==> v39: inputs <==
// apollo_top
module apollo_top(
	input clk,
   input rst_n,
	input rs232_rx,	 
	output rs232_tx,	 
	input[7:0] in_ad_data,
	output out_ad_clk,
	output Sftclk,
	output Lchclk,
	output SDout,
	output test1,
	output test2
    );
wire[7:0] tx_in;
wire tx_write;
wire[7:0] rx_out;
wire rx_over;
my_uart	uart(	.clk(clk),
					.rst_n(rst_n),
					.rs232_rx(rs232_rx),
					.rs232_tx(rs232_tx),
					.tx_in(tx_in),
					.tx_write(tx_write),
					.rx_out(rx_out),
					.rx_over(rx_over)
					);
wire[7:0] recv_in;
wire recv_write;
wire recv_en;
wire recv_rst;
wire [7:0] scode;
wire scode_rdy;
wire [7:0] level;
controller controller(	.clk(clk),
								.rst_n(rst_n),
								.rx_out(rx_out),
								.rx_over(rx_over),
								.recv_in(recv_in),
								.recv_write(recv_write),
								.tx_in(tx_in),
								.tx_write(tx_write),
								.recv_ce(recv_en),
								.recv_rst(recv_rst),
								.scode(scode),
								.scode_rdy(scode_rdy),
								.level(level)
								);
segment_driver segment(	.clk(clk),
								.rst_n(rst_n),
								.bin({2'b00, scode}),
								.refresh(scode_rdy),
								.Sftclk(Sftclk),
								.Lchclk(Lchclk),
								.SDout(SDout));
wire[7:0] ad_data_in;
wire ad_data_rdy;
wire recv_rst_n = rst_n & recv_rst;
ad_driver ad_driver(	.clk(clk),
							.ce(recv_en),
							.rst_n(recv_rst_n),
							.din(in_ad_data),
							.clk_out(out_ad_clk),
							.dout(ad_data_in),
							.ready(ad_data_rdy));
receiver receiver(	.clk(clk),
							.ce(recv_en),
							.rst_n(recv_rst_n),
							.level(level),
							.din(ad_data_in),
							.den(ad_data_rdy),
							.dout(recv_in),
							.drdy(recv_write),
							.test1(test1),
							.test2(test2));
endmodule
make LEC_CHECK=0 ABC_AREA=1 CAP_MARGIN=0 CORE_ASPECT_RATIO=0.72 CORE_MARGIN=2 CORE_UTILIZATION=72 CTS_CLUSTER_DIAMETER=360 CTS_CLUSTER_SIZE=15 HOLD_SLACK_MARGIN=0.3 PLACE_DENSITY_LB_ADDON=0.17 SETUP_SLACK_MARGIN=1.31 SLEW_MARGIN=20 finish   # period 4.4 ns
run.sh (not shown) runs the stock make flow with config.mk's settings and CLKGATE_MAP_FILE=.
==> v28 (differences from v39) <==
- ABC_AREA: 1 -> default
- CAP_MARGIN: 0 -> 20
- CORE_ASPECT_RATIO: 0.72 -> default
- CTS_CLUSTER_DIAMETER: 360 -> 28
- CTS_CLUSTER_SIZE: 15 -> 51
- HOLD_SLACK_MARGIN: 0.3 -> default
- PLACE_DENSITY_LB_ADDON: 0.17 -> 0.0
- TNS_END_PERCENT: default -> 5
==> flow/constraint.sdc (replaced) <==
create_clock -name core_clock -period 4.41 [get_ports {clk}]
set_input_delay 0.8820 -clock core_clock [delete_from_list [all_inputs] [get_ports {clk}]]
set_output_delay 0.8820 -clock core_clock [all_outputs]
set_load 0.01 [all_outputs]
==> flow_summary_export.csv <==
group,metric,value,unit
status,outcome,"no timing/DRC/antenna violations",
drt,firstDrtPassIters,9,
place,hpwl,71.5,mm
logic_synthesis,ys_types,63,
critical_path,cp.depth,11,
layout,fillers,5380,
drt,wl,114,mm
critical_path,cp_common_cell,"nand2_1",
power,power_frac_seq,0.582,
That was v39.
==> flow_summary_export.csv <==
group,metric,value,unit
status,outcome,"no timing/DRC/antenna violations",
drt,wl,107,mm
critical_path,cp.depth,8,
place,hpwl,59.0,mm
layout,fillers,3808,
logic_synthesis,ys_types,92,
drt,firstDrtPassIters,6,
power,power_frac_seq,0.412,
That was v28.


==> run H <==
apollo_top again, from the RTL that the note above started with.
make LEC_CHECK=0 ABC_AREA=1 CAP_MARGIN=20 CELL_PAD_IN_SITES_DETAIL_PLACEMENT=2 CORE_MARGIN=5 CORE_UTILIZATION=52 CTS_CLUSTER_SIZE=72 GPL_TIMING_DRIVEN=0 HOLD_SLACK_MARGIN=0.27 PLACE_DENSITY_LB_ADDON=0.25 SETUP_SLACK_MARGIN=2.37 SLEW_MARGIN=20 finish   # period 20.0 ns
==> run A: changes against run H <==
ABC_AREA = default   (was 1)
CELL_PAD_IN_SITES_DETAIL_PLACEMENT = default   (was 2)
CORE_MARGIN = 2   (was 5)
CORE_UTILIZATION = 40   (was 52)
CTS_CLUSTER_SIZE = default   (was 72)
GPL_TIMING_DRIVEN = default   (was 0)
HOLD_SLACK_MARGIN = default   (was 0.27)
PLACE_DENSITY = 0.6   (was default)
PLACE_DENSITY_LB_ADDON = default   (was 0.25)
SETUP_SLACK_MARGIN = 0.16   (was 2.37)
==> flow/constraint.sdc (replaced) <==
create_clock -name core_clock -period 7.88 [get_ports {clk}]
set_input_delay 1.5760 -clock core_clock [delete_from_list [all_inputs] [get_ports {clk}]]
set_output_delay 1.5760 -clock core_clock [all_outputs]
set_load 0.01 [all_outputs]
==> impl_summary.log <==
[report] extracting results
[metrics] adder share: 2.41%
[metrics] Fail Step: detailed placement (3_5_place_dp)
[metrics] tool error: [ERROR DPL-0033] detailed placement checks failed during check placement.
[metrics] post-synthesis sequential area ratio: 59.0%
[metrics] dominant kind of combinational cell: simple AND/OR/NAND/NOR gates
[metrics] Die Size: 119,000 um^2
[metrics] fraction of synthesized cell area in xor and xnor cells: 1.02%
[metrics] number of cell rows: 122
[metrics] Simple-Gate Fraction of Synth Area: 25.8%
[metrics] synthesized instance count: 6,825
[metrics] run status: stopped before the end
# the run above: run H

==> impl_summary.log <==
[flow] final metrics
[metrics] run status: no timing/DRC/antenna violations
[metrics] overall routed net length: 94,900 um
[metrics] Slowest-stage cell, CP: dfstp_2
[metrics] fraction of synthesized cell area in xor and xnor cells: 1.71%
[metrics] vias in the first global route: 32,500
[metrics] Die Size: 146,000 um^2
[metrics] adder share: 2.45%
[metrics] startpoint of the tightest hold check path: uart.uart_tx.rx_int0
[metrics] library cell used as clock root buffer: clkbuf_16
[metrics] number of cell rows: 138
[metrics] Simple-Gate Fraction of Synth Area: 8.31%
# the run above: run A



==> run a <==
apollo_top again, from the RTL that the note above started with.
// apollo_top
module apollo_top(
	input clk,
   input rst_n,
	input rs232_rx,	 
	output rs232_tx,	 
	input[7:0] in_ad_data,
	output out_ad_clk,
	output Sftclk,
	output Lchclk,
	output SDout,
	output test1,
	output test2
    );
Settings: LEC_CHECK=0, ABC_AREA=1, CAP_MARGIN=10, CELL_PAD_IN_SITES_GLOBAL_PLACEMENT=2, CORE_ASPECT_RATIO=1.49, CORE_MARGIN=2, CORE_UTILIZATION=57, GPL_TIMING_DRIVEN=0, MAX_ROUTING_LAYER=met4, MIN_ROUTING_LAYER=met2, PLACE_DENSITY_LB_ADDON=0.15, SETUP_SLACK_MARGIN=-0.13, SLEW_MARGIN=40, TNS_END_PERCENT=60; clock period 11.4 ns.
==> inputs of run b, as changes to run a <==
ABC_AREA = not set   (was 1)
CAP_MARGIN = 20   (was 10)
CELL_PAD_IN_SITES_GLOBAL_PLACEMENT = not set   (was 2)
CORE_ASPECT_RATIO = not set   (was 1.49)
CORE_UTILIZATION = 70   (was 57)
GPL_TIMING_DRIVEN = not set   (was 0)
MAX_ROUTING_LAYER = not set   (was met4)
MIN_ROUTING_LAYER = not set   (was met2)
PLACE_DENSITY_LB_ADDON = 0.0   (was 0.15)
SETUP_SLACK_MARGIN = 1.28   (was -0.13)
SLEW_MARGIN = 20   (was 40)
TNS_END_PERCENT = not set   (was 60)
==> flow/constraint.sdc (replaced) <==
create_clock -name core_clock -period 4.38 [get_ports {clk}]
set_input_delay 0.8760 -clock core_clock [delete_from_list [all_inputs] [get_ports {clk}]]
set_output_delay 0.8760 -clock core_clock [all_outputs]
set_load 0.01 [all_outputs]
==> inputs of run c, as changes to run a <==
ABC_AREA = not set   (was 1)
CAP_MARGIN = 20   (was 10)
CELL_PAD_IN_SITES_GLOBAL_PLACEMENT = not set   (was 2)
CORE_ASPECT_RATIO = not set   (was 1.49)
CORE_UTILIZATION = 40   (was 57)
GPL_TIMING_DRIVEN = not set   (was 0)
MAX_ROUTING_LAYER = not set   (was met4)
MIN_ROUTING_LAYER = not set   (was met2)
PLACE_DENSITY = 0.6   (was not set)
PLACE_DENSITY_LB_ADDON = not set   (was 0.15)
SETUP_SLACK_MARGIN = not set   (was -0.13)
SLEW_MARGIN = 20   (was 40)
TNS_END_PERCENT = not set   (was 60)
==> flow/constraint.sdc (replaced) <==
create_clock -name core_clock -period 4.95 [get_ports {clk}]
set_input_delay 0.9900 -clock core_clock [delete_from_list [all_inputs] [get_ports {clk}]]
set_output_delay 0.9900 -clock core_clock [all_outputs]
set_load 0.01 [all_outputs]
==> inputs of run d, as changes to run a <==
ABC_AREA = 0   (was 1)
PLACE_DENSITY_LB_ADDON = 0.12   (was 0.15)
==> comparison <==
- Run c produced a clean layout. Run b completed with no timing, DRC or antenna violations. Run d finished but failed the layout checks on DRC. Run a aborted during 3_1_place_gp_skip_io.
- In run c the core utilization is lower than in run d, by 19 points.
- Global-route usage: run c < run b < run d.
- Critical path depth: run d is lower than run c (1).
- Clock skew, highest first: run d, run c, run b.
- In synthesized cell count, run b and run c do not differ.
==> figures <==
| metric | run b | run d | run c | run a |
|---|---|---|---|---|
| Initial core utilization | 0.708 | 0.575 | 0.403 | 0.572 |
| Slew Viols, Final | 0 | 0 | 0 | - |
| Routed via count | 32600 | 45400 | 32100 | - |
| P_leak | 31.3 nW | 31.2 nW | 31.3 nW | - |
| Die Height | 289 µm | 390 µm | 382 µm | 394 µm |
| Slowest cell on crit path | dfrtp_1 | clkdlybuf4s50_1 | clkdlybuf4s50_1 | - |
| Maximum capacitance violations | 0 | 0 | 0 | - |
| Clock Skew | 0.0194 ns | 0.0270 ns | 0.0245 ns | - |
| Post-synth area from yosys stat | 0.0570 mm² | 0.0570 mm² | 0.0570 mm² | 0.0582 mm² |
| Result of the run | complete, no violations | finished with violations | complete, no violations | aborted with a tool error |
| Last stage reached | - | - | - | 3_1_place_gp_skip_io |
| Layout check failures | - | DRC | - | - |
| Class of the worst hold path | in -> async | reg -> reg | in -> async | - |
Power and IR drop assume default switching activity.
